==> design.v <==
module AXI_MASTER(
    input ACLK,
    input ARESETN,
    input              AWREADY,
    output reg         AWVALID,
    output reg [31:0]  AWADDR,
    input              WREADY,
    output reg         WVALID,
    output reg [31:0]  WDATA,
    output reg [3:0 ]  WSTRB,
    input              BVALID,
    input      [1:0]   BRESP,
    output reg         BREADY,
    output reg         READY,
    input              ARREADY,
    output reg         ARVALID,
    output reg [31:0]  ARADDR,
    input               RREADY,
    output reg          RVALID,
    input      [31:0]   RDATA,
    input      [31:0]  C_ADRR,
    input      [31:0]  C_DATA,
    input              C_VALID,
    input              C_VALID_R,
    input      [31:0]  C_ADRR_R,
    output     [31:0]  C_DATA_READ,
    input      [3:0 ]  C_STRB
    );
    parameter   AW_IDLE     =    2'b01;
    parameter   AW_VALID    =    2'b10;
    reg      [1:0 ]  AW_STATE, AW_NEXT_STATE;
    reg      [31:0]  AW_DATA;
    always @(posedge ACLK or negedge ARESETN) begin
        if (!ARESETN) begin
            AW_STATE <= AW_IDLE;
        end
        else begin
            AW_STATE <= AW_NEXT_STATE;
        end    
    end
    always @(negedge ACLK) begin
        if (!ARESETN) begin
            AW_NEXT_STATE <= AW_IDLE;
            AWVALID       <= 0;
            AWADDR        <= 0;
        end
        else begin
            case (AW_STATE)
                AW_IDLE : begin
                    AWVALID <= 0;
                    if (C_VALID) begin
                        AW_NEXT_STATE <= AW_VALID;
                        AW_DATA <= C_ADRR;
                    end
                end
                AW_VALID : begin
                    AWVALID <= 1;
                    AWADDR <= AW_DATA;
                    if ( AWVALID && AWREADY ) begin
                        AW_NEXT_STATE <= AW_IDLE;
                         AWVALID <= 0;
                    end
                end
            endcase
        end
    end
    parameter   W_IDLE     =    2'b01;
    parameter   W_VALID    =    2'b10;
    reg      [1:0 ] W_STATE, W_NEXT_STATE;
    reg      [31:0] W_DATA;
    reg      [3: 0] W_STRB;
        always @(posedge ACLK or negedge ARESETN) begin
        if (!ARESETN) begin
            W_STATE     <= W_IDLE;
        end
        else begin
            W_STATE     <= W_NEXT_STATE;
        end    
    end
    always @(negedge ACLK) begin
        if (!ARESETN) begin
            W_NEXT_STATE <= W_IDLE;
            WVALID       <= 0;
            WDATA        <= 0;
            WSTRB        <= 0;
        end
        else begin
            case (W_STATE)
                W_IDLE : begin
                    WVALID   <= 0;
                    if (C_VALID) begin
                        W_NEXT_STATE <= W_VALID;
                        W_DATA  <= C_DATA;
                        W_STRB  <= C_STRB;
                    end
                end
                W_VALID : begin
                    WVALID   <= 1;
                    WDATA    <= W_DATA;
                    WSTRB    <= W_STRB;
                    if (WVALID && WREADY) begin
                        W_NEXT_STATE <= W_IDLE;
                        WVALID   <= 0;
                    end
                end
            endcase
        end
    end
    parameter   B_IDLE     =    2'b01;
    parameter   B_VALID    =    2'b10;
    reg      [1:0] B_STATE, B_NEXT_STATE;
    reg      [1:0] B_DATA;
    always @(posedge ACLK or negedge ARESETN) begin
        if (!ARESETN) begin
            B_STATE      <= B_IDLE;
        end
        else begin
            B_STATE      <= B_NEXT_STATE;
        end    
    end
    always @(negedge ACLK) begin
        if (!ARESETN) begin
            B_NEXT_STATE <= B_IDLE;
            BREADY       <= 0;
            READY        <= 0;
        end
        else begin
            case (B_STATE)
                B_IDLE : begin
                    BREADY   <= 0;
                    if (WVALID) begin
                        B_NEXT_STATE <= B_VALID;
                    end
                end
                B_VALID : begin
                    BREADY   <= 1;
                    if (BVALID && BREADY) begin
                        B_NEXT_STATE <= B_IDLE;
                        B_DATA       <= BRESP;
                        READY        <= 1'b1;
                    end
                end
            endcase
        end
    end
    parameter   AR_IDLE     =    2'b01;
    parameter   AR_VALID    =    2'b10;
    reg         [1:0]  AR_STATE, AR_NEXT_STATE;          
    reg         [31:0] AR_ADDR_SAVE_DATA;
    always @(posedge ACLK or negedge ARESETN) begin
        if (!ARESETN) begin
            AR_STATE <= AR_IDLE;
        end
        else begin
            AR_STATE <= AR_NEXT_STATE;
        end
    end
    always @(negedge ACLK) begin
        if (!ARESETN) begin
            AR_NEXT_STATE <= AR_IDLE;
            AR_ADDR_SAVE_DATA <= 0;
            ARVALID <= 0;
        end
        else begin
            case(AR_STATE)
                AR_IDLE : begin
                    ARVALID <= 0;
                    if(C_VALID_R) begin
                        AR_NEXT_STATE <= AR_VALID;
                        AR_ADDR_SAVE_DATA <= C_ADRR_R;
                    end
                end
                AR_VALID : begin
                    ARVALID <= 1;
                    ARADDR <= AR_ADDR_SAVE_DATA;
                    if(ARVALID && ARREADY) begin
                        AR_NEXT_STATE <= AR_IDLE;
                        ARVALID <= 0;
                    end
                end
            endcase
        end
    end
    parameter   R_IDLE      =   3'b001;
    parameter   R_VALID     =   3'b010;
    parameter   R_SAVE      =   3'b100;
    reg             [2:0]  R_STATE, R_NEXT_STATE;
    reg             [31:0] R_SAVE_DATA;
    reg             [31:0] R_MASTER_DATA;
    assign C_DATA_READ = R_MASTER_DATA;
    always @(posedge ACLK or negedge ARESETN) begin
        if(!ARESETN)begin
            R_STATE <= R_IDLE;
        end
        else begin
            R_STATE <= R_NEXT_STATE;
        end
    end
    always @(negedge ACLK) begin
        if(!ARESETN)begin
            R_NEXT_STATE <= R_IDLE;
            R_SAVE_DATA <= 0;
            RVALID <= 0;
        end
        else begin
            case(R_STATE)
                R_IDLE : begin
                    RVALID <= 0;
                    R_MASTER_DATA <= R_SAVE_DATA;
                    if(C_VALID_R) begin
                        R_NEXT_STATE <= R_VALID;
                    end
                end
                R_VALID : begin
                    RVALID <= 1;
                    if(RVALID && RREADY) begin
                        R_NEXT_STATE <= R_SAVE;
                        RVALID <= 0;
                    end
                end
                R_SAVE : begin
                    R_SAVE_DATA <= RDATA;
                    if(!RVALID) begin
                        R_NEXT_STATE <= R_IDLE;
                    end
                end
            endcase
        end
    end
endmodule
module AXI_SLAVE(
    input ACLK,
    input ARESETN,
    output reg        AWREADY,
    input             AWVALID,
    input      [31:0] AWADDR,
    output reg        WREADY,
    input             WVALID,
    input      [31:0] WDATA,
    input      [3:0 ] WSTRB,
    output reg       BVALID,
    output reg [1:0] BRESP,
    input            BREADY,
    output reg       ARREADY,
    input            ARVALID,
    input     [31:0] ARADDR,
    output reg      RREADY,
    input           RVALID,
    output  [31:0]  RDATA
    );
    parameter   AW_IDLE     =    2'b01;
    parameter   AW_VALID    =    2'b10;
    reg      [1:0 ]  AW_STATE, AW_NEXT_STATE;
    reg      [31:0]  AW_ADDR_SAVE_DATA;
    always @(posedge ACLK or negedge ARESETN) begin
        if (!ARESETN) begin
            AW_STATE <= AW_IDLE;
        end
        else begin
            AW_STATE <= AW_NEXT_STATE;
        end    
    end
    always @(negedge ACLK) begin
        if (!ARESETN) begin
            AW_NEXT_STATE <= AW_IDLE;
            AWREADY       <= 0;
            AW_ADDR_SAVE_DATA <= 0;
        end
        else begin
            case (AW_STATE)
                AW_IDLE : begin
                    AWREADY <= 0;
                    if (AWVALID) begin
                        AW_NEXT_STATE <= AW_VALID;
                    end
                end
                AW_VALID : begin
                    AWREADY <= 1;
                    if ( AWVALID && AWREADY ) begin
                        AW_NEXT_STATE <= AW_IDLE;
                        AW_ADDR_SAVE_DATA <= AWADDR;
                        AWREADY       <= 0;
                    end
                end
            endcase
        end
    end
    parameter   W_IDLE     =    3'b001;
    parameter   W_VALID    =    3'b010;
    parameter   W_SAVE     =    3'b100;
    reg      [2:0]  W_STATE, W_NEXT_STATE;
    reg      [31:0] W_SAVE_DATA;
    reg      [3:0]  W_STRB_REG;
    reg      [7:0] slave_mem [0:31];
    wire     [31:0] W_ADDR0 = AW_ADDR_SAVE_DATA;
    wire     [31:0] W_ADDR1 = AW_ADDR_SAVE_DATA + 32'd1;
    wire     [31:0] W_ADDR2 = AW_ADDR_SAVE_DATA + 32'd2;
    wire     [31:0] W_ADDR3 = AW_ADDR_SAVE_DATA + 32'd3;
        always @(posedge ACLK or negedge ARESETN) begin
            if(!ARESETN) begin
                W_STATE <= W_IDLE;
            end
            else begin
                W_STATE <= W_NEXT_STATE;
            end
        end
    always @(negedge ACLK) begin
        if (!ARESETN) begin
            W_NEXT_STATE <= W_IDLE;
            W_SAVE_DATA  <= 0;
            W_STRB_REG        <= 0;
            WREADY       <= 0;
        end
        else begin
            case (W_STATE)
                W_IDLE : begin
                    WREADY   <= 0;
                    if (WVALID) begin
                        W_NEXT_STATE <= W_VALID;
                    end
                end
                W_VALID : begin
                    WREADY   <= 1;
                    if (WVALID && WREADY) begin
                        WREADY   <= 0;
                        W_NEXT_STATE <= W_SAVE;
                        W_SAVE_DATA  <= WDATA;
                        W_STRB_REG <= WSTRB;
                    end
                end
                W_SAVE : begin
                    if(W_STRB_REG[0] && W_ADDR0 < 32) begin
                    slave_mem[W_ADDR0[4:0]] <= W_SAVE_DATA[7:0];     
                    end
                    if(W_STRB_REG[1] && W_ADDR1 < 32) begin
                    slave_mem[W_ADDR1[4:0]] <= W_SAVE_DATA[15:8];    
                    end
                    if(W_STRB_REG[2] && W_ADDR2 < 32) begin
                    slave_mem[W_ADDR2[4:0]] <= W_SAVE_DATA[23:16];   
                    end
                    if(W_STRB_REG[3] && W_ADDR3 < 32) begin
                    slave_mem[W_ADDR3[4:0]] <= W_SAVE_DATA[31:24];   
                    end
                    if (!WREADY) begin
                        W_NEXT_STATE <= W_IDLE;
                    end
                end
            endcase
        end
    end
    parameter   B_IDLE     =    2'b01;
    parameter   B_VALID    =    2'b10;
    reg      [1:0] B_STATE, B_NEXT_STATE;
    reg      [1:0] B_DATA;
    always @(posedge ACLK or negedge ARESETN) begin
        if (!ARESETN) begin
            B_STATE      <= B_IDLE;
        end
        else begin
            B_STATE      <= B_NEXT_STATE;
        end    
    end
    always @(negedge ACLK) begin
        if (!ARESETN) begin
            B_NEXT_STATE <= B_IDLE;
            BVALID       <= 0;
            B_DATA       <= 0;
            BRESP        <= 0;
        end
        else begin
            case (B_STATE)
                B_IDLE : begin
                    BVALID   <= 0;
                    if (WVALID && WREADY) begin
                        B_NEXT_STATE <= B_VALID;
                        BRESP <= 2'b00;
                    end
                end
                B_VALID : begin
                    BVALID   <= 1;
                    if (BVALID && BREADY) begin
                        B_NEXT_STATE <= B_IDLE;
                    end
                end
            endcase
        end
    end
    parameter   AR_IDLE     =   2'b01;
    parameter   AR_VALID    =   2'b10;
    reg         [1:0]  AR_STATE, AR_NEXT_STATE;
    reg         [31:0] AR_ADDR_SAVE_DATA;
    always @(posedge ACLK or negedge ARESETN) begin
        if(!ARESETN) begin
            AR_STATE <= AR_IDLE;
        end
        else begin
            AR_STATE <= AR_NEXT_STATE;
        end
    end
    always @(negedge ACLK) begin
        if(!ARESETN) begin
            AR_NEXT_STATE <= AR_IDLE;
            AR_ADDR_SAVE_DATA <= 0;
            ARREADY <= 0;
        end
        else begin
            case(AR_STATE)
                AR_IDLE : begin
                    ARREADY <= 0;
                    if(ARVALID)begin
                        AR_NEXT_STATE <= AR_VALID;
                        AR_ADDR_SAVE_DATA <= ARADDR;
                    end
                end
                AR_VALID : begin
                    ARREADY <= 1;
                    if(ARVALID && ARREADY) begin
                        AR_NEXT_STATE <= AR_IDLE;
                        ARREADY <= 0;
                    end
                end
            endcase
        end
    end
    parameter   R_IDLE      =   3'b001;
    parameter   R_VALID     =   3'b010;
    parameter   R_SAVE      =   3'b010;
    reg             [2:0]  R_STATE, R_NEXT_STATE;
    reg             [31:0] R_SAVE_DATA;
    wire     [31:0] R_ADDR0 = AR_ADDR_SAVE_DATA;
    wire     [31:0] R_ADDR1 = AR_ADDR_SAVE_DATA + 32'd1;
    wire     [31:0] R_ADDR2 = AR_ADDR_SAVE_DATA + 32'd2;
    wire     [31:0] R_ADDR3 = AR_ADDR_SAVE_DATA + 32'd3;
    wire     [7:0]  R_BYTE0 = (R_ADDR0 < 32) ? slave_mem[R_ADDR0[4:0]] : 8'd0;
    wire     [7:0]  R_BYTE1 = (R_ADDR1 < 32) ? slave_mem[R_ADDR1[4:0]] : 8'd0;
    wire     [7:0]  R_BYTE2 = (R_ADDR2 < 32) ? slave_mem[R_ADDR2[4:0]] : 8'd0;
    wire     [7:0]  R_BYTE3 = (R_ADDR3 < 32) ? slave_mem[R_ADDR3[4:0]] : 8'd0;
    assign RDATA = R_SAVE_DATA;   
    always @(posedge ACLK or negedge ARESETN) begin
        if(!ARESETN) begin
            R_STATE <= R_IDLE;
        end
        else begin
            R_STATE <= R_NEXT_STATE;
        end
    end
    always @(negedge ACLK or negedge ARESETN) begin
        if(!ARESETN) begin
            R_NEXT_STATE <= R_IDLE;
            RREADY <= 0;
        end
        else begin
            case(R_STATE)
                R_IDLE : begin
                RREADY <= 0;
                    if(RVALID) begin
                        R_NEXT_STATE <= R_VALID;
                    end
                end
                R_VALID: begin
                RREADY <= 1;
                    if (RVALID && RREADY) begin
                        R_SAVE_DATA <= {R_BYTE3, R_BYTE2, R_BYTE1, R_BYTE0};
                        RREADY <= 0;
                        R_NEXT_STATE <= R_IDLE;
                    end
                end
            endcase
        end
    end
endmodule
module AXI_LITE_PROJ #(
    parameter   ADDRESS     =   32,
    parameter   DATA_WIDTH  =   32
)
(
    input                   clk,
    input                   reset_n,
    input      [31:0]       C_ADRR,
    input      [31:0]       C_DATA,
    input                   C_VALID,
    input                   C_VALID_R,
    input      [31:0]       C_ADRR_R,
    output     [31:0]       C_DATA_READ,
    input      [3:0 ]       C_STRB,
    output reg              READY_S
);
 wire                       S_AWREADY;
 wire                       M_AWVALID;
 wire          [31: 0]      M_AWADDR;
 wire                       S_WREADY;
 wire                       M_WVALID;
 wire          [31: 0]      M_WDATA;
 wire                       S_BVALID;
 wire          [1 : 0]      S_BRESP;
 wire                       M_BREADY;
 wire                       S_ARREADY;
 wire                       M_ARVALID;
 wire          [31: 0]      M_ARADDR;
 wire                       S_RREADY;
 wire                       M_RVALID;
 wire          [31: 0]      S_RDATA;
 wire          [3 : 0]      M_WSTRB;
 wire                       READY;
always @(*) READY_S = READY;
 AXI_MASTER            AXI_M(
    .ACLK(clk),
    .ARESETN(reset_n),
    .AWREADY(S_AWREADY),
    .AWVALID(M_AWVALID),
    .AWADDR(M_AWADDR),
    .WREADY(S_WREADY),
    .WVALID(M_WVALID),
    .WDATA(M_WDATA),
    .WSTRB(M_WSTRB),
    .BVALID(S_BVALID),
    .BRESP(S_BRESP),
    .BREADY(M_BREADY),
    .READY(READY),
    .ARREADY(S_ARREADY),
    .ARVALID(M_ARVALID),
    .ARADDR(M_ARADDR),
    .RREADY(S_RREADY),
    .RVALID(M_RVALID),
    .RDATA(S_RDATA),
    .C_ADRR(C_ADRR),
    .C_DATA(C_DATA),
    .C_VALID(C_VALID),
    .C_VALID_R(C_VALID_R),
    .C_ADRR_R(C_ADRR_R),
    .C_DATA_READ(C_DATA_READ),
    .C_STRB(C_STRB)
    );
AXI_SLAVE               AXI_S(
    .ACLK(clk),
    .ARESETN(reset_n),
    .AWREADY(S_AWREADY),
    .AWVALID(M_AWVALID),
    .AWADDR(M_AWADDR),
    .WREADY(S_WREADY),
    .WVALID(M_WVALID),
    .WDATA(M_WDATA),
    .WSTRB(M_WSTRB),
    .BVALID(S_BVALID),
    .BRESP(S_BRESP),
    .BREADY(M_BREADY),
    .ARREADY(S_ARREADY),
    .ARVALID(M_ARVALID),
    .ARADDR(M_ARADDR),
    .RREADY(S_RREADY),
    .RVALID(M_RVALID),
    .RDATA(S_RDATA)
    );
endmodule
==> run.sh <==
#!/bin/bash
# the make line also repeats each setting of config.mk as NAME=value (left out here)
make -C /OpenROAD-flow-scripts/flow DESIGN_CONFIG=/design/flow/config.mk WORK_HOME=/design/flow/orfs CLKGATE_MAP_FILE= finish
==> config.mk <==
export PLATFORM = sky130hd
export DESIGN_NAME = AXI_LITE_PROJ
export DESIGN_NICKNAME = AXI_LITE_PROJ
export VERILOG_FILES = /design/flow/design.v
export SDC_FILE = /design/flow/constraint.sdc
export NUM_CORES = 4
export LEC_CHECK = 0
export CAP_MARGIN = 20
export CORE_MARGIN = 2
export CORE_UTILIZATION = 58
export SETUP_SLACK_MARGIN = 1.77
export SLEW_MARGIN = 20
==> constraint.sdc <==
create_clock -name core_clock -period 6.62 [get_ports {clk}]
set_input_delay 1.3240 -clock core_clock [delete_from_list [all_inputs] [get_ports {clk}]]
set_output_delay 1.3240 -clock core_clock [all_outputs]
set_load 0.01 [all_outputs]
==> reports/results.txt, run 1 <==
Area leader share = 27.8%
EDFF count, synth = 420
Comb power = 1.06 mW
Crit. path cell count = 13
Post-Route WL = 176 mm
Root Buffer Master = clkbuf_16
Clk. pwr = 6.58 mW
Die X = 284 µm
GR Layer Usage met3 = 21.9%
total congestion overflow = 0
comb area leader = multiplexers
GRT Total Usage = 42.4%
Die H = 284 µm
Synth Area per Inst = 11.4 µm²
Nets at Floorplan = 4,123
total core area = 77,500 µm²
crit-path max cell delay = 0.31 ns
CP startpoint = reset_n
FF-to-FF path depth = 12
Worst Skew = 0.0645 ns
Latency at later pin = 0.69 ns
yosys cell count = 3,997
crit end category = flip-flop
sequential power share = 39.7%
crit path max fanout = 8
Final WS setup = -0.162 ns
CP startpoint kind = input pin
largest net degree at the start of global routing = 91
Sw Pwr = 3.93 mW
Int Power = 8.74 mW
clk sinks = 707
Final Max-Slew Violation Tally = 0
simple share = 14.9%
slowest CP cell = mux2_4
Hold Path End = AXI_M.ARADDR[28]
post-synthesis async set-or-reset flop share = 3.54%
Die Size = 80,500 µm²
mux frac, synth = 27.8%
Gate power share = 8.4%
Post-synth top cells = nand2_1, mux2i_1, edfxtp_1, mux4_2, clkbuf_1
via count = 41.4k
CTS Buffer Depth = 3
# rows = 102
Area growth syn-to-layout = 25.2%
critical path type = in -> reg
slew margin rel. = 13.8%
FP Util = 58.6%
vias in the first global route = 41.6k
FF-to-FF setup slack = 0.05 ns
Top pwr grp = the clock network
Net Sw Frac = 31.0%
DRC violations left = 0
Mapped Cells = 3,997
GR Util met1 = 49.5%
aoi share = 10.9%
worst slew pin tran = 1.29 ns
# hold bufs at CTS = 0
Post-synth area hogs = edfxtp_1, mux4_2, dfxtp_1, mux2i_1, nand2_1
yosys warns = 3
RSZ-0062 raised after global routing = yes
Clock transition at path regs = 0.04 ns
hold path cells = 0
adder share = 0.607%
reg2reg end = AXI_S.slave_mem[9][3]
Reg-to-Reg Start = AXI_S.W_STATE[1]
status = complete, but fails checks
Seq. pwr = 5.02 mW
Setup WS pre-CTS = -0.883 ns
first-pass GRT wire length = 255 mm
Nets = 4,942
DRT Pass-1 Iters = 12
Yosys top cell by area = edfxtp_1
Tot Pwr = 12.7 mW
DR WL/cell = 29.8 µm
WHS = 0.413 ns
number of max-cap violations = 0
CP Data Arrival Time = 3.90 ns
Post-DP HPWL = 118 mm
htree depth = 3
final hold violations = 0
Worst Setup EP = AXI_S.slave_mem[9][3]
top-count cell post-synth = nand2_1
GP Congestion = 1.07
placed insts = 5,066
antenna-violating nets left = 0
Synth Area in XOR/XNOR = 1.35%
Tool Warnings = 725
SO Viols = setup timing
Top Ports = 137
ys flop type = edfxtp_1
CTS tree = yes
area of the mapped netlist = 45,400 µm²
Core Util, Final = 73.3%
initial DRC count = 6,156
Vias/cell = 6.99
Req. time, crit path = 3.74 ns
Port Buffer Count = 136
worst hold path class = reg -> reg
Unique cell types = 94
TritonCTS Buffers = 80
post-synth area from yosys stat = 45,400 µm²
P_leak = 22.2 nW
most used routing layer = met2
Buf/Inv on CP = 4
Top Family by Delay on Critical Path = simple AND/OR/NAND/NOR gates
peak supply drop = 234 µV
sequential area share after synthesis = 40.8%
min-delay src = AXI_M.AR_ADDR_SAVE_DATA[28]
M2 GR Usage = 62.6%
PwrDens = 223 nW/µm²
initial antenna violation count = 3
Critical Path, Cell by Cell = buf_8 > nor4bb_4 > buf_6 > and2_4 > nand3_4 > nor4b_4 > nand4_4 > buf_12 > nor4_4 > buf_6 > mux2i_1 > mux2i_1 > mux2_4
setup violators final = 159
ys flops = 707
Cell Count, Final, Fillers Out = 5,926
Clk pwr share = 52.0%
## stage by stage
stage          setup TNS, ns  area [µm²]
6_report               -5.65       56800
5_1_grt               -23.36       56800
4_1_cts                -1.87       55900
3_5_place_dp         -380.13       50000
3_3_place_gp         -351.21       50000
2_1_floorplan        -196.51       46100
## routing by layer
layer	vias up	part of all wire, %
met1	19912	34
met2	3501	44
met4	13	6.4
met3	911	16
met5	-	0.23
li1	17093	-
## layout make-up
cell class / instances / area (µm²)
Multi-Input combinational cell: 2861 / 26700
Fill cell: 5230 / 20700
Sequential cell: 707 / 18500
Timing Repair Buffer: 433 / 4710
Clock inverter: 749 / 3360
Clock buffer: 83 / 2030
Tap cell: 1040 / 1300
Inverter: 50 / 200
Antenna cell: 3 / 7.51
## what timing repair did
item | CTS | global route
resized | 98 | 140
buffers inserted | 10 | 9
endpoints found under the setup margin | 972 | 973
pin swaps | 17 | 26
cloned | 1 | 5
==> run 2: changes to the inputs <==
- ABC_AREA: unset -> 1
- CAP_MARGIN: 20 -> 40
- CELL_PAD_IN_SITES_GLOBAL_PLACEMENT: unset -> 1
- CORE_ASPECT_RATIO: unset -> 0.56
- CORE_UTILIZATION: 58 -> 40
- CTS_CLUSTER_SIZE: unset -> 50
- GPL_ROUTABILITY_DRIVEN: unset -> 1
- HOLD_SLACK_MARGIN: unset -> -0.09
- PLACE_DENSITY: unset -> 0.87
- SETUP_SLACK_MARGIN: 1.77 -> 0.43
- SLEW_MARGIN: 20 -> 10
- clock period: 6.62 -> 7.69 ns (I/O delays scaled with it)
==> run 2 against run 1 <==
  * Now clean on timing, DRC and antenna
  * Non-clock buffer count increased by 76
  * Final area rose by 5.9%
  * Sequential cell count unchanged
  * Core utilization shrank 24 points
  * Clock power shrank 14%
  * Area after synthesis up 9.6%
  * First-iteration DRC count increased by 73%
  * Worst hold slack improved by 0.0035 ns
  * Via count grew 38%
  * Setup slack better by 0.74 ns
  * Combinational power increased to 2.8 times the previous value
  * Critical endpoint is now C_DATA_READ[31]
  * Largest cell class unchanged
  * Largest power group unchanged
==> reports/results.txt, run 2 <==
# hold bufs at CTS = 0 (unchanged)
Die Size = 127,000 µm² (+58%)
Die X = 475 µm (+67%)
Post-Route WL = 247 mm (+40%)
Crit. path cell count = 1 (-12)
number of max-cap violations = 0 (unchanged)
Clk. pwr = 5.65 mW (-14%)
Area leader share = 25.4% (-2.4 points)
Die H = 268 µm (-5.6%)
sequential area share after synthesis = 37.2% (-3.6 points)
CP startpoint kind = flip-flop
FF-to-FF setup slack = 0.91 ns (+0.86 ns)
total core area = 123,000 µm² (+59%)
placed insts = 8,678 (+71%)
GP Congestion = 1.11 (+3.9%)
Gate power share = 22.5% (+14 points)
Worst Setup EP = C_DATA_READ[31]
Yosys top cell by area = edfxtp_1
mux frac, synth = 2.72% (-25 points)
DR WL/cell = 26.0 µm (-13%)
Latency at later pin = 0.72 ns (+0.03 ns)
largest net degree at the start of global routing = 184 (+100%)
setup TNS = 0 ns (+5.65 ns)
Req. time, crit path = 6.15 ns (+2.41 ns)
Met1 Wirelength = 102 mm (+71%)
status = timing/DRC/antenna clean
crit-path max cell delay = 0.60 ns (+0.29 ns)
FF-to-FF path depth = 16 (+4)
Synth Area in XOR/XNOR = 1.39% (+0.041 points)
Top Family by Delay on Critical Path = buffers and inverters
Cell Count, Final, Fillers Out = 9,519 (+61%)
Worst Skew = 0.0706 ns (+0.00613 ns)
min-delay src = AXI_M.R_SAVE_DATA[19]
setup violators final = 0 (-100%)
sequential power share = 34.7% (-5.0 points)
Post-DP HPWL = 171 mm (+45%)
via count = 57.0k (+38%)
Tot Pwr = 13.2 mW (+4.1%)
GRT Total Usage = 37.8% (-4.7 points)
ys flop type = edfxtp_1
Post-CTS Setup Bufs = 0 (-10)
Top pwr grp = the clock network
P_leak = 28.4 nW (+28%)
Net Sw Frac = 38.7% (+7.6 points)
peak supply drop = 180 µV (-23%)
Reg-to-Reg Start = AXI_S.W_STATE[1]
Buf/Inv on CP = 1 (-3)
Comb power = 2.96 mW (+180%)
Root Buffer Master = clkbuf_16
post-synth area from yosys stat = 49,700 µm² (+9.6%)
ys flops = 707 (unchanged)
FP Util = 40.5% (-18 points)
RSZ-0062 raised after global routing = no
FILL cells = 12.1k (+130%)
top-count cell post-synth = nand2_1
wire length on met2 = 86.1 mm (+12%)
Post-synth area hogs = edfxtp_1, nand2_1, dfxtp_1, nand3_1, nor2_1
Clk pwr share = 42.9% (-9.1 points)
yosys warns = 3 (unchanged)
PostCTS Resize Cnt = 0 (-100%)
Post-synth top cells = nand2_1, nand3_1, nor2_1, inv_1, o21ai_0
EDFF count, synth = 420 (unchanged)
Max Used Layer = met5
PwrDens = 219 nW/µm² (-1.7%)
Vias/cell = 5.99 (-14%)
CP Data Arrival Time = 5.57 ns (+1.67 ns)
post-synthesis async set-or-reset flop share = 3.54% (unchanged)
Area growth syn-to-layout = 21.0%
Unique cell types = 55 (-41%)
TritonCTS Buffers = 79 (-1.3%)
slowest CP cell = clkdlybuf4s50_1
Nets = 7,911 (+60%)
slew margin rel. = 30.5% (+17 points)
initial DRC count = 10.7k (+73%)
Critical Path, Cell by Cell = clkdlybuf4s50_1
Tool Warnings = 730 (+0.69%)
antenna-violating nets left = 0 (unchanged)
Clock transition at path regs = 0.03 ns (about the same)
crit end category = primary output
CP startpoint = AXI_M.R_MASTER_DATA[31]
comb area leader = simple AND/OR/NAND/NOR gates
Seq. pwr = 4.57 mW (-9.0%)
vias in the first global route = 52.0k (+25%)
yosys cell count = 7,037 (+76%)
crit path max fanout = 1 (-7)
# rows = 96 (-5.9%)
Sw Pwr = 5.10 mW (+30%)
htree depth = 3 (unchanged)
simple share = 41.2% (+26 points)
aoi share = 7.89% (-3.0 points)
Int Power = 8.09 mW (-7.4%)
adder share = 0.554% (-0.053 points)
hold path cells = 0 (unchanged)
CTS tree = yes
reg2reg end = AXI_S.slave_mem[20][4]
worst slew pin tran = 1.03 ns (-0.261 ns)
final hold violations = 0 (unchanged)
Port Buffer Count = 136 (unchanged)
met3 WL = 47.6 mm (+71%)
CTS Buffer Depth = 3 (unchanged)
critical path type = reg -> out
worst hold path class = reg -> reg
Nets at Floorplan = 7,163 (+74%)
clk sinks = 707 (unchanged)
area of the mapped netlist = 49,700 µm² (+9.6%)
first-pass GRT wire length = 351 mm (+38%)
Final Max-Slew Violation Tally = 0 (unchanged)
initial antenna violation count = 6 (+3)
Top Ports = 137 (unchanged)
Mapped Cells = 7,037 (+76%)
Hold Path End = AXI_M.R_MASTER_DATA[19]
DRT Pass-1 Iters = 14 (+2)
DRC violations left = 0 (unchanged)
Synth Area per Inst = 7.07 µm² (-38%)
total congestion overflow = 0 (unchanged)
[run 2: area by class of cell]
class	count	area (µm²)	share of cell area (%)
antenna	3	7.51	0.0125
inverter	527	1990	3.31
tap	1666	2080	3.46
sequential	707	18500	30.8
multi-input combinational	5278	27000	44.8
timing repair buffer	509	5270	8.76
clock buffer	87	2050	3.40
clock inverter	742	3280	5.46
[run 2: stage by stage]
step	worst slack, ns	util (%)	hold WS (ns)	cell area (µm²)
floorplan	0.292	-	0.403	49800
global placement	-0.0533	44.2	0.413	54300
detailed placement	-0.0209	44.6	0.410	54800
CTS	0.538	48.9	0.421	60100
global route	0.448	49.0	0.424	60200
finish	0.577	49.0	0.416	60200
[run 2: layer usage]
layer / track usage, % / vias up
met5: 0.560 / -
met4: 15.6 / 10
met3: 21.1 / 756
met2: 45.2 / 4642
met1: 53.7 / 26514
li1: - / 25109
==> run 3: changes to the inputs <==
- ABC_AREA: 1 -> 0
- CAP_MARGIN: 40 -> 0
- CELL_PAD_IN_SITES_DETAIL_PLACEMENT: unset -> 2
- CORE_ASPECT_RATIO: 0.56 -> unset
- CORE_MARGIN: 2 -> 10
- CORE_UTILIZATION: 40 -> 55
- CTS_CLUSTER_SIZE: 50 -> 71
- GPL_ROUTABILITY_DRIVEN: 1 -> unset
- HOLD_SLACK_MARGIN: -0.09 -> 0.2
- PLACE_DENSITY: 0.87 -> unset
- PLACE_DENSITY_LB_ADDON: unset -> 0.04
- SETUP_SLACK_MARGIN: 0.43 -> unset
- SLEW_MARGIN: 10 -> 20
- clock period: 7.69 -> 15.2 ns (I/O delays scaled with it)
==> run 3 against run 2 <==
  * The flow now stops in clock tree synthesis
  * Area after synthesis down 8.7%
  * Die size is 26% lower
  * Synthesized cell count shrank 43%
==> reports/results.txt, run 3 <==
status = aborted with a tool error
Fail Step = clock tree synthesis
stop err = [ERROR DPL-0033] detailed placement checks failed during check placement.
aoi share = 10.9% (+3.0 points)
comb area leader = multiplexers
placed insts = 4,937 (-43%)
Synth Area in XOR/XNOR = 1.35% (-0.041 points)
Setup WS pre-CTS = 0.374 ns (+0.394 ns)
Area leader share = 27.8% (+2.4 points)
Post-DP HPWL = 164 mm (-3.9%)
FP Util = 55.4% (+15 points)
Die H = 307 µm (+15%)
Unique cell types = 94 (+71%)
Synth Area per Inst = 11.4 µm² (+61%)
ys flops = 707 (unchanged)
total core area = 82,000 µm² (-33%)
Post-synth top cells = nand2_1, mux2i_1, edfxtp_1, mux4_2, clkbuf_1
Area after DPL = 47,600 µm² (-13%)
ys flop type = edfxtp_1
yosys cell count = 3,997 (-43%)
Top Ports = 137 (unchanged)
# rows = 105 (+9.4%)
yosys warns = 3 (unchanged)
Post-synth area hogs = edfxtp_1, mux4_2, dfxtp_1, mux2i_1, nand2_1
Die Size = 94,400 µm² (-26%)
top-count cell post-synth = nand2_1
GP Congestion = 1.03 (-7.2%)
area of the mapped netlist = 45,400 µm² (-8.7%)
Port Buffer Count = 136 (unchanged)
EDFF count, synth = 420 (unchanged)
simple share = 14.9% (-26 points)
post-synthesis async set-or-reset flop share = 3.54% (unchanged)
Die X = 307 µm (-35%)
adder share = 0.607% (+0.053 points)
Yosys top cell by area = edfxtp_1
mux frac, synth = 27.8% (+25 points)
Nets at Floorplan = 4,123 (-42%)
Mapped Cells = 3,997 (-43%)
sequential area share after synthesis = 40.8% (+3.6 points)
post-synth area from yosys stat = 45,400 µm² (-8.7%)
## run 3: stage by stage
stage                     hold slack [ns]  utilization (%)
after detailed placement            0.418             58.1
after global placement              0.413             58.1
after floorplan                     0.408                -
==> run 4: changes to the inputs <==
- ABC_AREA: 0 -> 1
- CAP_MARGIN: 0 -> 40
- CELL_PAD_IN_SITES_DETAIL_PLACEMENT: 2 -> unset
- CORE_ASPECT_RATIO: unset -> 0.74
- CORE_MARGIN: 10 -> 2
- CORE_UTILIZATION: 55 -> 40
- CTS_CLUSTER_SIZE: 71 -> unset
- GPL_ROUTABILITY_DRIVEN: unset -> 1
- HOLD_SLACK_MARGIN: 0.2 -> unset
- PLACE_DENSITY: unset -> 0.87
- PLACE_DENSITY_LB_ADDON: 0.04 -> unset
- SETUP_SLACK_MARGIN: unset -> 0.43
- SLEW_MARGIN: 20 -> 10
- clock period: 15.2 -> 7.69 ns (I/O delays scaled with it)
==> run 4 against run 3 <==
  * Now clean on timing, DRC and antenna
  * Synthesized cell count increased by 76%
  * Die size up 35%
  * Area after synthesis up 9.6%
==> reports/results.txt, run 4 <==
DRT Pass-1 Iters = 9
setup TNS = 0 ns
DRC violations left = 0
RSZ-0062 raised after global routing = no
TritonCTS Buffers = 83
total congestion overflow = 0
Gate power share = 20.8%
EDFF count, synth = 420 (unchanged)
reg2reg end = AXI_S.slave_mem[2][0]
Clock transition at path regs = 0.05 ns
simple share = 41.2% (+26 points)
# rows = 111 (+5.7%)
ys flops = 707 (unchanged)
peak supply drop = 161 µV
Unique cell types = 55 (-41%)
Int Power = 8.26 mW
Port Buffer Count = 136 (unchanged)
Worst Setup EP = AXI_S.slave_mem[2][0]
Sequential Area = 18,500 µm²
Post-DP HPWL = 151 mm (-7.6%)
Nets = 7,847
hold path cells = 0
antenna-violating nets left = 0
Top Ports = 137 (unchanged)
area of the mapped netlist = 49,700 µm² (+9.6%)
Req. time, crit path = 4.26 ns
adder share = 0.554% (-0.053 points)
logic area = 27,000 µm²
Clk. pwr = 5.88 mW
initial antenna violation count = 4
final hold violations = 0
Seq. pwr = 4.57 mW
FF-to-FF path depth = 17
first-pass GRT wire length = 328 mm
GRT Total Usage = 34.6%
Yosys top cell by area = edfxtp_1
post-synth area from yosys stat = 49,700 µm² (+9.6%)
worst slew pin tran = 1.09 ns
largest net degree at the start of global routing = 177
ys flop type = edfxtp_1
FILL cells = 12.3k
Die X = 414 µm (+35%)
placed insts = 8,584 (+74%)
Die Size = 127,000 µm² (+35%)
Critical Path, Cell by Cell = clkbuf_8 > nand2_1 > nor2_1 > inv_1 > nor2_1 > nand3b_1 > nor2_1 > buf_4 > nand2_1 > nor2_1 > nand2_1 > nor2_4 > and2_1 > buf_12 > nand2_1 > nand4_1 > buf_12
yosys cell count = 7,037 (+76%)
Vias/cell = 5.83
crit path max fanout = 24
Die H = 307 µm (about the same)
Mapped Cells = 7,037 (+76%)
aoi share = 7.89% (-3.0 points)
min-delay src = AXI_M.R_SAVE_DATA[12]
vias in the first global route = 51.6k
Hold Path End = AXI_M.R_MASTER_DATA[12]
via count = 55.0k
Worst Skew = 0.0722 ns
crit end category = flip-flop
number of max-cap violations = 0
Top Family by Delay on Critical Path = simple AND/OR/NAND/NOR gates
post-synthesis async set-or-reset flop share = 3.54% (unchanged)
Clk pwr share = 44.6%
sequential area share after synthesis = 37.2% (-3.6 points)
Area leader share = 25.4% (-2.4 points)
Top pwr grp = the clock network
CTS tree = yes
clk sinks = 707
initial DRC count = 8,093
slowest CP cell = buf_12
Latency at later pin = 0.72 ns
DR WL/cell = 23.9 µm
Final Max-Slew Violation Tally = 0
status = timing/DRC/antenna clean
Nets at Floorplan = 7,163 (+74%)
slew margin rel. = 26.6%
# hold bufs at CTS = 0
Comb power = 2.74 mW
Net Sw Frac = 37.4%
comb area leader = simple AND/OR/NAND/NOR gates
CP startpoint = reset_n
sequential power share = 34.7%
PwrDens = 221 nW/µm²
Sw Pwr = 4.93 mW
top-count cell post-synth = nand2_1
Synth Area in XOR/XNOR = 1.39% (+0.041 points)
CP startpoint kind = input pin
worst hold path class = reg -> reg
Synth Area per Inst = 7.07 µm² (-38%)
setup violators final = 0
Buf/Inv on CP = 5
FF-to-FF setup slack = 0.93 ns
total core area = 124,000 µm² (+51%)
Reg-to-Reg Start = AXI_S.W_STATE[1]
mux frac, synth = 2.72% (-25 points)
htree depth = 3
CTS Buffer Depth = 3
yosys warns = 3 (unchanged)
Post-Route WL = 225 mm
Root Buffer Master = clkbuf_16
Post-synth top cells = nand2_1, nand3_1, nor2_1, inv_1, o21ai_0
Tool Warnings = 727
Cell Count, Final, Fillers Out = 9,430
Post-synth area hogs = edfxtp_1, nand2_1, dfxtp_1, nand3_1, nor2_1
crit-path max cell delay = 0.25 ns
CP Data Arrival Time = 3.68 ns
critical path type = in -> reg
GP Congestion = 1.01 (-2.3%)
P_leak = 28.1 nW
Area growth syn-to-layout = 20.1%
Crit. path cell count = 17
FP Util = 40.2% (-15 points)
run 4: stage by stage:
stage	utilization [%]	hold slack [ns]	power [mW]	setup slack, ns	cell area (µm²)
6_report	48.3	0.420	13.2	0.582	59700
5_1_grt	48.3	0.433	13.9	0.430	59700
4_1_cts	48.2	0.421	13.2	0.621	59600
3_5_place_dp	43.7	0.418	7.74	-0.0867	54000
3_3_place_gp	43.6	0.414	7.69	-0.101	53800
2_1_floorplan	-	0.403	6.71	0.292	49800
run 4: final cells by class:
type	instances	area share, %
Clock inverter	745	5.57
Tap cell	1638	3.43
Antenna cell	1	0.00419
Timing Repair Buffer	441	7.70
Multi-Input combinational cell	5278	45.2
Clock buffer	93	3.81
Sequential cell	707	31.0
Inverter	527	3.34
run 4: per-layer routing:
metal / part of all wire, % / GRT usage (%) / up-vias
met5: 0.0093 / 0 / -
met4: 5.8 / 18.9 / 4
met3: 15 / 14.4 / 795
met2: 39 / 46.1 / 3837
met1: 40 / 46.7 / 25434
li1: - / - / 24948
run 4: timing repair:
item                       CTS  global route
resized                      0             1
setup buffers                0             0
setup endpoints to repair    0             2
==> run 5: changes to the inputs <==
- ABC_AREA: 1 -> unset
- CAP_MARGIN: 40 -> 20
- CELL_PAD_IN_SITES_GLOBAL_PLACEMENT: 1 -> unset
- CORE_ASPECT_RATIO: 0.74 -> unset
- CORE_UTILIZATION: 40 -> 70
- CTS_CLUSTER_SIZE: unset -> 51
- GPL_ROUTABILITY_DRIVEN: 1 -> unset
- PLACE_DENSITY: 0.87 -> 0.64
- SETUP_SLACK_MARGIN: 0.43 -> -0.08
- SLEW_MARGIN: 10 -> 20
- clock period: 7.69 -> 6.19 ns (I/O delays scaled with it)
==> run 5 against run 4 <==
  * The run now fails in global routing
  * Synthesized cell count fell by 43%
  * Area after synthesis fell by 8.7%
  * Die size fell by 47%
==> reports/results.txt, run 5 <==
status = aborted with a tool error
Fail Step = global routing
stop err = [ERROR GRT-0232] Routing congestion too high. Check the congestion heatmap in the GUI.
Yosys top cell by area = edfxtp_1
Top Ports = 137 (unchanged)
FP Util = 70.7% (+30 points)
clk sinks = 707 (unchanged)
post-synthesis async set-or-reset flop share = 3.54% (unchanged)
comb area leader = multiplexers
GRT Total Usage = 79.9%
simple share = 14.9% (-26 points)
CTS Buffer Depth = 3 (unchanged)
Unique cell types = 94 (+71%)
Port Buffer Count = 136 (unchanged)
total core area = 64,200 µm² (-48%)
EDFF count, synth = 420 (unchanged)
Synth Area in XOR/XNOR = 1.35% (-0.041 points)
Post-synth top cells = nand2_1, mux2i_1, edfxtp_1, mux4_2, clkbuf_1
htree depth = 3 (unchanged)
TritonCTS Buffers = 79 (-4.8%)
aoi share = 10.9% (+3.0 points)
Post-synth area hogs = edfxtp_1, mux4_2, dfxtp_1, mux2i_1, nand2_1
post-synth area from yosys stat = 45,400 µm² (-8.7%)
Setup WS pre-CTS = -0.993 ns (-0.906 ns)
area of the mapped netlist = 45,400 µm² (-8.7%)
yosys cell count = 3,997 (-43%)
Post-DP HPWL = 114 mm (-25%)
ys flops = 707 (unchanged)
Root Buffer Master = clkbuf_16
ys flop type = edfxtp_1
Synth Area per Inst = 11.4 µm² (+61%)
# rows = 93 (-16%)
total congestion overflow = 9
Mapped Cells = 3,997 (-43%)
Die X = 259 µm (-38%)
Nets at Floorplan = 4,123 (-42%)
Die Size = 66,900 µm² (-47%)
GP Congestion = 1.10 (+9.4%)
adder share = 0.607% (+0.053 points)
mux frac, synth = 27.8% (+25 points)
yosys warns = 3 (unchanged)
sequential area share after synthesis = 40.8% (+3.6 points)
Area after DPL = 49,500 µm² (-8.3%)
Area leader share = 27.8% (+2.4 points)
top-count cell post-synth = nand2_1
Die H = 259 µm (-16%)
[run 5: metrics by stage]
stage | hold slack, ns | utilization (%) | setup TNS, ns | instances
2_1_floorplan | 0.408 | - | -262.56 | 3997
3_3_place_gp | 0.412 | 77.1 | -423.88 | 4859
3_5_place_dp | 0.416 | 77.1 | -459.89 | 4860
4_1_cts | 0.420 | 87.0 | -65.58 | 5703
[run 5: per-layer routing]
metal	track usage (%)	overflow
met5	52.8	0
met4	78.6	2
met1	78.3	2
met3	68.9	1
met2	93.5	4
[run 5: repair_timing]
item                       4_1_cts
buffers inserted                16
gates cloned                     2
setup endpoints to repair      509
pin swaps                       19
hold buffers                     0
gates resized                  191
==> run 6: changes to the inputs <==
- CELL_PAD_IN_SITES_GLOBAL_PLACEMENT: unset -> 2
- CORE_UTILIZATION: 70 -> 67
- CTS_CLUSTER_SIZE: 51 -> 46
- GPL_TIMING_DRIVEN: unset -> 0
- MIN_ROUTING_LAYER: unset -> met1
- PLACE_DENSITY: 0.64 -> 0.41
- SETUP_SLACK_MARGIN: -0.08 -> unset
- TNS_END_PERCENT: unset -> 30
- clock period: 6.19 -> 11.3 ns (I/O delays scaled with it)
==> run 6 against run 5 <==
  * The flow stops in global placement without I/O
  * Area after synthesis unchanged
  * Die size grew 4.4%
  * Synthesized cell count did not move
==> reports/results.txt, run 6 <==
status = aborted with a tool error
Fail Step = global placement without I/O
stop err = [ERROR GPL-0301] Utilization 109.591 % exceeds 100%.
Yosys top cell by area = edfxtp_1
Die Size = 69,800 µm² (+4.4%)
Area leader share = 27.8% (unchanged)
comb area leader = multiplexers
Die H = 264 µm (+2.2%)
post-synthesis async set-or-reset flop share = 3.54% (unchanged)
area of the mapped netlist = 45,400 µm² (unchanged)
adder share = 0.607% (unchanged)
ys flop type = edfxtp_1
ys flops = 707 (unchanged)
post-synth area from yosys stat = 45,400 µm² (unchanged)
aoi share = 10.9% (unchanged)
# rows = 95 (+2.2%)
Post-synth top cells = nand2_1, mux2i_1, edfxtp_1, mux4_2, clkbuf_1
top-count cell post-synth = nand2_1
mux frac, synth = 27.8% (unchanged)
FP Util = 67.6% (-3.1 points)
Unique cell types = 94 (unchanged)
Die X = 264 µm (+2.2%)
Synth Area per Inst = 11.4 µm² (unchanged)
yosys cell count = 3,997 (unchanged)
sequential area share after synthesis = 40.8% (unchanged)
Mapped Cells = 3,997 (unchanged)
Nets at Floorplan = 4,123 (unchanged)
Synth Area in XOR/XNOR = 1.35% (unchanged)
EDFF count, synth = 420 (unchanged)
Post-synth area hogs = edfxtp_1, mux4_2, dfxtp_1, mux2i_1, nand2_1
total core area = 67,200 µm² (+4.6%)
simple share = 14.9% (unchanged)
yosys warns = 3 (unchanged)
==> run 7: changes to the inputs <==
- CELL_PAD_IN_SITES_GLOBAL_PLACEMENT: 2 -> unset
- CORE_UTILIZATION: 67 -> 66
- CTS_CLUSTER_SIZE: 46 -> unset
- GPL_TIMING_DRIVEN: 0 -> unset
- MIN_ROUTING_LAYER: met1 -> unset
- PLACE_DENSITY: 0.41 -> unset
- SETUP_SLACK_MARGIN: unset -> -0.38
- TNS_END_PERCENT: 30 -> unset
- clock period: 11.3 -> 5.9 ns (I/O delays scaled with it)
==> run 7 against run 6 <==
  * Synthesized cell count unchanged
  * The layout now fails its checks (setup timing)
  * Die size increased by 1.5%
  * Area after synthesis unchanged
==> reports/results.txt, run 7 <==
FP Util = 66.4% (-1.2 points)
Hold Path End = AXI_M.R_MASTER_DATA[31]
Nets at Floorplan = 4,123 (unchanged)
Sw Pwr = 4.61 mW
Int Power = 9.53 mW
worst slew pin tran = 1.29 ns
Gate power share = 8.7%
mux frac, synth = 27.8% (unchanged)
CP Data Arrival Time = 3.84 ns
Reg-to-Reg Start = AXI_S.W_STATE[1]
Clock transition at path regs = 0.03 ns
CTS Buffer Depth = 3
simple share = 14.9% (unchanged)
Root Buffer Master = clkbuf_16
Top pwr grp = the clock network
hold path cells = 0
status = complete, but fails checks
FF-to-FF path depth = 11
TritonCTS Buffers = 80
htree depth = 3
Synth Area in XOR/XNOR = 1.35% (unchanged)
Post-Route WL = 178 mm
total congestion overflow = 0
vias in the first global route = 42.4k
Clk pwr share = 51.5%
reg2reg end = AXI_S.slave_mem[19][2]
GRT Total Usage = 49.1%
Post-synth area hogs = edfxtp_1, mux4_2, dfxtp_1, mux2i_1, nand2_1
Post-synth top cells = nand2_1, mux2i_1, edfxtp_1, mux4_2, clkbuf_1
top-count cell post-synth = nand2_1
sequential area share after synthesis = 40.8% (unchanged)
Port Buffer Count = 136
post-synth area from yosys stat = 45,400 µm² (unchanged)
Vias/cell = 7.44
Comb power = 1.23 mW
Setup WS pre-CTS = -1.09 ns
post-synthesis async set-or-reset flop share = 3.54% (unchanged)
slew margin rel. = 14.2%
FF-to-FF setup slack = -0.33 ns
initial antenna violation count = 7
slowest CP cell = or3_1
sequential power share = 39.8%
CP startpoint kind = input pin
Synth Area per Inst = 11.4 µm² (unchanged)
DRC violations left = 0
GP Congestion = 1.06
Seq. pwr = 5.63 mW
critical path type = in -> reg
Net Sw Frac = 32.6%
Final WS setup = -0.438 ns
CTS tree = yes
P_leak = 21.4 nW
CP startpoint = reset_n
aoi share = 10.9% (unchanged)
logic area = 25,900 µm²
Crit. path cell count = 12
SO Viols = setup timing
worst hold path class = reg -> reg
crit-path max cell delay = 0.39 ns
Die H = 266 µm (+0.74%)
total core area = 68,300 µm² (+1.8%)
adder share = 0.607% (unchanged)
yosys warns = 3 (unchanged)
Yosys top cell by area = edfxtp_1
Die X = 266 µm (+0.74%)
comb area leader = multiplexers
PwrDens = 257 nW/µm²
yosys cell count = 3,997 (unchanged)
largest net degree at the start of global routing = 129
ys flops = 707 (unchanged)
Unique cell types = 94 (unchanged)
DR WL/cell = 31.0 µm
setup violators final = 512
RSZ-0062 raised after global routing = yes
Mapped Cells = 3,997 (unchanged)
first-pass GRT wire length = 258 mm
antenna-violating nets left = 0
area of the mapped netlist = 45,400 µm² (unchanged)
Die Size = 70,900 µm² (+1.5%)
most numerous cell on the critical path = buf_4
clk sinks = 707
Critical Path, Cell by Cell = buf_4 > nor4bb_4 > buf_4 > and2_1 > nand2_1 > nand4b_1 > or3_1 > nor4b_2 > buf_4 > nand3_1 > and2_0 > a21oi_1
Area growth syn-to-layout = 21.4%
Buf/Inv on CP = 3
Nets = 4,897
Tool Warnings = 736
Core Util, Final = 80.6%
Post-DP HPWL = 112 mm
Worst Skew = 0.0982 ns
# hold bufs at CTS = 0
via count = 42.6k
DRT Pass-1 Iters = 17
Sequential Area = 18,500 µm²
Top Ports = 137
# rows = 96 (+1.1%)
Area leader share = 27.8% (unchanged)
Top Family by Delay on Critical Path = simple AND/OR/NAND/NOR gates
number of max-cap violations = 0
Final Max-Slew Violation Tally = 0
initial DRC count = 8,393
crit end category = flip-flop
ys flop type = edfxtp_1
Latency at later pin = 0.72 ns
min-delay src = AXI_M.R_SAVE_DATA[31]
Req. time, crit path = 3.40 ns
Clk. pwr = 7.27 mW
Worst Setup EP = AXI_S.slave_mem[19][2]
peak supply drop = 372 µV
EDFF count, synth = 420 (unchanged)
FILL cells = 3,685
WHS = 0.421 ns
crit path max fanout = 8
final hold violations = 0
==> run 7: through the flow <==
stage / instances / power [mW] / setup TNS [ns] / cell area (µm²)
after detailed placement: 4882 / 7.52 / -604.80 / 49600
final: 5720 / 14.1 / -122.78 / 55100
after global routing: 5718 / 14.7 / -182.14 / 55100
after global placement: 4881 / 7.45 / -560.15 / 49500
after CTS: 5717 / 14.0 / -142.42 / 54900
after floorplan: 3997 / 7.11 / -310.81 / 45900
==> run 7: per-layer routing <==
metal,global-route usage [%],part of all wire (%),wire length (µm),vias up
li1,-,-,-,16974
met1,58.7,33,57900,20281
met2,71.2,43,76300,4202
met3,24.2,17,30300,1104
met4,29.7,7.0,12500,20
met5,1.94,0.27,479,-
==> run 7: repair_timing <==
action                                  4_1_cts  5_1_grt
gates resized                                12       53
endpoints found under the setup margin       16      421
cloned                                        0        1
buffers inserted                              9        6
pin swaps                                     4        7
==> run 7: final cells by class <==
type | instances | area share (%)
Clock inverter | 746 | 5.79
Timing Repair Buffer | 388 | 7.46
Antenna cell | 2 | 0.00908
Inverter | 50 | 0.341
Multi-Input combinational cell | 2861 | 47.1
Tap cell | 882 | 2.00
Clock buffer | 84 | 3.70
Sequential cell | 707 | 33.6
==> run 8: changes to the inputs <==
- CAP_MARGIN: 20 -> 15
- CORE_UTILIZATION: 66 -> 72
- CTS_CLUSTER_DIAMETER: unset -> 366
- CTS_CLUSTER_SIZE: unset -> 51
- PLACE_DENSITY: unset -> 0.66
- SETUP_SLACK_MARGIN: -0.38 -> -0.08
- clock period: 5.9 -> 5.7 ns (I/O delays scaled with it)
==> run 8 against run 7 <==
  * The flow now stops in global routing
  * Synthesized cell count is the same
  * Die size shrank 8.2%
  * Area after synthesis is the same
==> reports/results.txt, run 8 <==
status = aborted with a tool error
Fail Step = global routing
Yosys top cell by area = edfxtp_1
Setup WS pre-CTS = -1.23 ns (-0.140 ns)
yosys cell count = 3,997 (unchanged)
Post-synth top cells = nand2_1, mux2i_1, edfxtp_1, mux4_2, clkbuf_1
Unique cell types = 94 (unchanged)
# hold bufs at CTS = 0 (unchanged)
Mapped Cells = 3,997 (unchanged)
comb area leader = multiplexers
Area leader share = 27.8% (unchanged)
FP Util = 72.3% (+5.9 points)
# rows = 92 (-4.2%)
EDFF count, synth = 420 (unchanged)
Die X = 255 µm (-4.2%)
mux frac, synth = 27.8% (unchanged)
clk sinks = 707 (unchanged)
Die Size = 65,100 µm² (-8.2%)
Post-DP HPWL = 117 mm (+3.9%)
post-synthesis async set-or-reset flop share = 3.54% (unchanged)
Synth Area in XOR/XNOR = 1.35% (unchanged)
GP Congestion = 1.11 (+5.3%)
total core area = 62,700 µm² (-8.2%)
sequential area share after synthesis = 40.8% (unchanged)
placed insts = 4,888 (+0.12%)
post-synth area from yosys stat = 45,400 µm² (unchanged)
ys flop type = edfxtp_1
area of the mapped netlist = 45,400 µm² (unchanged)
Synth Area per Inst = 11.4 µm² (unchanged)
Die H = 255 µm (-4.2%)
Port Buffer Count = 136 (unchanged)
aoi share = 10.9% (unchanged)
Nets at Floorplan = 4,123 (unchanged)
top-count cell post-synth = nand2_1
Post-synth area hogs = edfxtp_1, mux4_2, dfxtp_1, mux2i_1, nand2_1
htree depth = 1 (-2)
simple share = 14.9% (unchanged)
Root Buffer Master = clkbuf_16
adder share = 0.607% (unchanged)
TritonCTS Buffers = 17 (-79%)
yosys warns = 3 (unchanged)
ys flops = 707 (unchanged)
Top Ports = 137 (unchanged)
CTS Buffer Depth = 3 (unchanged)
## run 8: stage by stage
step / area (µm²) / total power, mW
2_1_floorplan: 45900 / 7.36
3_3_place_gp: 49900 / 7.71
3_5_place_dp: 49900 / 7.83
4_1_cts: 54000 / 11.5
## run 8: what timing repair did
action	4_1_cts
pin swaps	73
setup buffers	30
gates resized	148
endpoints found under the setup margin	512
gates cloned	4
==> run 9: changes to the inputs <==
- CAP_MARGIN: 15 -> 20
- CORE_UTILIZATION: 72 -> 70
- CTS_CLUSTER_DIAMETER: 366 -> unset
- CTS_CLUSTER_SIZE: 51 -> 14
- PLACE_DENSITY: 0.66 -> unset
- SETUP_SLACK_MARGIN: -0.08 -> 0.64
- clock period: 5.7 -> 4.76 ns (I/O delays scaled with it)
==> run 9 against run 8 <==
  * The run again fails in global routing
  * Die size increased by 2.8%
  * Synthesized cell count unchanged
  * Area after synthesis unchanged
==> reports/results.txt, run 9 <==
EDFF count, synth = 420 (unchanged)
# rows = 93 (+1.1%)
mux frac, synth = 27.8% (unchanged)
post-synth area from yosys stat = 45,400 µm² (unchanged)
ys flops = 707 (unchanged)
placed insts = 4,945 (+1.2%)
Die H = 259 µm (+1.4%)
Top Ports = 137 (unchanged)
ys flop type = edfxtp_1
clk sinks = 707 (unchanged)
# hold bufs at CTS = 0 (unchanged)
comb area leader = multiplexers
Die Size = 66,900 µm² (+2.8%)
Post-synth top cells = nand2_1, mux2i_1, edfxtp_1, mux4_2, clkbuf_1
Synth Area per Inst = 11.4 µm² (unchanged)
Area leader share = 27.8% (unchanged)
total core area = 64,200 µm² (+2.4%)
adder share = 0.607% (unchanged)
top-count cell post-synth = nand2_1
yosys warns = 3 (unchanged)
Mapped Cells = 3,997 (unchanged)
simple share = 14.9% (unchanged)
TritonCTS Buffers = 78 (+61)
stop err = [ERROR GRT-0232] Routing congestion too high. Check the congestion heatmap in the GUI.
Setup WS pre-CTS = -1.42 ns (-0.187 ns)
Post-DP HPWL = 114 mm (-2.2%)
Root Buffer Master = clkbuf_16
status = aborted with a tool error
total congestion overflow = 14
post-synthesis async set-or-reset flop share = 3.54% (unchanged)
yosys cell count = 3,997 (unchanged)
Post-synth area hogs = edfxtp_1, mux4_2, dfxtp_1, mux2i_1, nand2_1
area of the mapped netlist = 45,400 µm² (unchanged)
Die X = 259 µm (+1.4%)
CTS Buffer Depth = 3 (unchanged)
Nets at Floorplan = 4,123 (unchanged)
Yosys top cell by area = edfxtp_1
aoi share = 10.9% (unchanged)
Area after DPL = 50,300 µm² (+0.73%)
FP Util = 70.7% (-1.7 points)
htree depth = 3 (+2)
GP Congestion = 1.13 (+1.5%)
Fail Step = global routing
GRT Total Usage = 76.2%
Port Buffer Count = 136 (unchanged)
sequential area share after synthesis = 40.8% (unchanged)
Synth Area in XOR/XNOR = 1.35% (unchanged)
Unique cell types = 94 (unchanged)
[run 9: metal layers]
| metal | GRT overflow | track usage (%) |
|---|---|---|
| met5 | 0 | 45.7 |
| met4 | 9 | 72.2 |
| met3 | 1 | 63.6 |
| met2 | 4 | 91.6 |
| met1 | 0 | 75.5 |
[run 9: through the flow]
| step | TNS, ns | hold slack, ns | util [%] |
|---|---|---|---|
| after detailed placement | -834.67 | 0.415 | 78.3 |
| after global placement | -792.82 | 0.412 | 78.2 |
| after floorplan | -482.21 | 0.408 | - |
| after CTS | -459.43 | 0.420 | 88.1 |
[run 9: timing repair]
item,CTS
gates cloned,4
pin swaps,31
buffers inserted,23
gates resized,171
hold endpoints to repair,0
endpoints found under the setup margin,913
==> run 10: changes to the inputs <==
- CTS_CLUSTER_DIAMETER: unset -> 329
- SETUP_SLACK_MARGIN: 0.64 -> unset
==> run 10 against run 9 <==
  * The run again fails in global routing
  * Die size is the same
  * Synthesized cell count is the same
  * Area after synthesis is the same
==> reports/results.txt, run 10 <==
status = aborted with a tool error
Fail Step = global routing
stop err = [ERROR GRT-0232] Routing congestion too high. Check the congestion heatmap in the GUI.
post-synthesis async set-or-reset flop share = 3.54% (unchanged)
placed insts = 4,918 (-0.55%)
total congestion overflow = 16
mux frac, synth = 27.8% (unchanged)
aoi share = 10.9% (unchanged)
ys flop type = edfxtp_1
Top Ports = 137 (unchanged)
Nets at Floorplan = 4,123 (unchanged)
# hold bufs at CTS = 0 (unchanged)
Mapped Cells = 3,997 (unchanged)
# rows = 93 (unchanged)
post-synth area from yosys stat = 45,400 µm² (unchanged)
top-count cell post-synth = nand2_1
Unique cell types = 94 (unchanged)
Setup WS pre-CTS = -1.63 ns (-0.207 ns)
Yosys top cell by area = edfxtp_1
sequential area share after synthesis = 40.8% (unchanged)
Post-DP HPWL = 117 mm (+2.4%)
FP Util = 70.7% (unchanged)
Area leader share = 27.8% (unchanged)
Synth Area in XOR/XNOR = 1.35% (unchanged)
GP Congestion = 1.11 (-2.0%)
Root Buffer Master = clkbuf_16
GRT Total Usage = 80.9%
Port Buffer Count = 136 (unchanged)
Post-synth area hogs = edfxtp_1, mux4_2, dfxtp_1, mux2i_1, nand2_1
CTS Buffer Depth = 3 (unchanged)
htree depth = 2 (-1)
yosys cell count = 3,997 (unchanged)
ys flops = 707 (unchanged)
clk sinks = 707 (unchanged)
adder share = 0.607% (unchanged)
comb area leader = multiplexers
EDFF count, synth = 420 (unchanged)
simple share = 14.9% (unchanged)
Post-synth top cells = nand2_1, mux2i_1, edfxtp_1, mux4_2, clkbuf_1
TritonCTS Buffers = 56 (-28%)
total core area = 64,200 µm² (unchanged)
Die Size = 66,900 µm² (unchanged)
Die H = 259 µm (unchanged)
area of the mapped netlist = 45,400 µm² (unchanged)
Die X = 259 µm (unchanged)
yosys warns = 3 (unchanged)
Synth Area per Inst = 11.4 µm² (unchanged)
-- run 10: timing repair --
item                                    in CTS
buffers inserted                            28
endpoints found under the setup margin     706
gates resized                              219
gates cloned                                 5
pin swaps                                   59
-- run 10: routing by layer --
layer	GRT overflow	GRT usage, %
met1	1	79.4
met2	3	93.6
met3	2	71.3
met4	8	79.6
met5	2	53.2
-- run 10: metrics by stage --
step	power, mW	utilization [%]	area, µm²
4_1_cts	15.9	86.5	55500
3_5_place_dp	9.36	78.0	50100
3_3_place_gp	9.24	78.0	50100
2_1_floorplan	8.81	-	45900
==> run 11: changes to the inputs <==
- ABC_AREA: unset -> 0
- CAP_MARGIN: 20 -> 15
- CELL_PAD_IN_SITES_DETAIL_PLACEMENT: unset -> 1
- CELL_PAD_IN_SITES_GLOBAL_PLACEMENT: unset -> 2
- CORE_ASPECT_RATIO: unset -> 0.99
- CORE_MARGIN: 2 -> 7
- CORE_UTILIZATION: 70 -> 69
- CTS_CLUSTER_DIAMETER: 329 -> 117
- CTS_CLUSTER_SIZE: 14 -> 61
- GPL_ROUTABILITY_DRIVEN: unset -> 1
- GPL_TIMING_DRIVEN: unset -> 0
- MIN_ROUTING_LAYER: unset -> met2
- SETUP_SLACK_MARGIN: unset -> 0.58
- SLEW_MARGIN: 20 -> 5
- TNS_END_PERCENT: unset -> 5
- clock period: 4.76 -> 7.87 ns (I/O delays scaled with it)
==> run 11 against run 10 <==
  * The run fails in global placement without I/O
  * Area after synthesis unchanged
  * Die size up 9.4%
  * Synthesized cell count did not move
==> reports/results.txt, run 11 <==
top-count cell post-synth = nand2_1
Unique cell types = 94 (unchanged)
simple share = 14.9% (unchanged)
ys flops = 707 (unchanged)
status = aborted with a tool error
Post-synth area hogs = edfxtp_1, mux4_2, dfxtp_1, mux2i_1, nand2_1
comb area leader = multiplexers
FP Util = 69.8% (-0.88 points)
Die X = 272 µm (+5.1%)
area of the mapped netlist = 45,400 µm² (unchanged)
# rows = 93 (unchanged)
post-synth area from yosys stat = 45,400 µm² (unchanged)
EDFF count, synth = 420 (unchanged)
Post-synth top cells = nand2_1, mux2i_1, edfxtp_1, mux4_2, clkbuf_1
stop err = [ERROR GPL-0301] Utilization 113.588 % exceeds 100%.
yosys warns = 3 (unchanged)
Synth Area in XOR/XNOR = 1.35% (unchanged)
yosys cell count = 3,997 (unchanged)
aoi share = 10.9% (unchanged)
sequential area share after synthesis = 40.8% (unchanged)
Die Size = 73,200 µm² (+9.4%)
total core area = 65,000 µm² (+1.3%)
Nets at Floorplan = 4,123 (unchanged)
post-synthesis async set-or-reset flop share = 3.54% (unchanged)
Fail Step = global placement without I/O
Die H = 269 µm (+4.1%)
Area leader share = 27.8% (unchanged)
adder share = 0.607% (unchanged)
Mapped Cells = 3,997 (unchanged)
mux frac, synth = 27.8% (unchanged)
Synth Area per Inst = 11.4 µm² (unchanged)
Yosys top cell by area = edfxtp_1
ys flop type = edfxtp_1
Power and IR drop assume default switching activity.
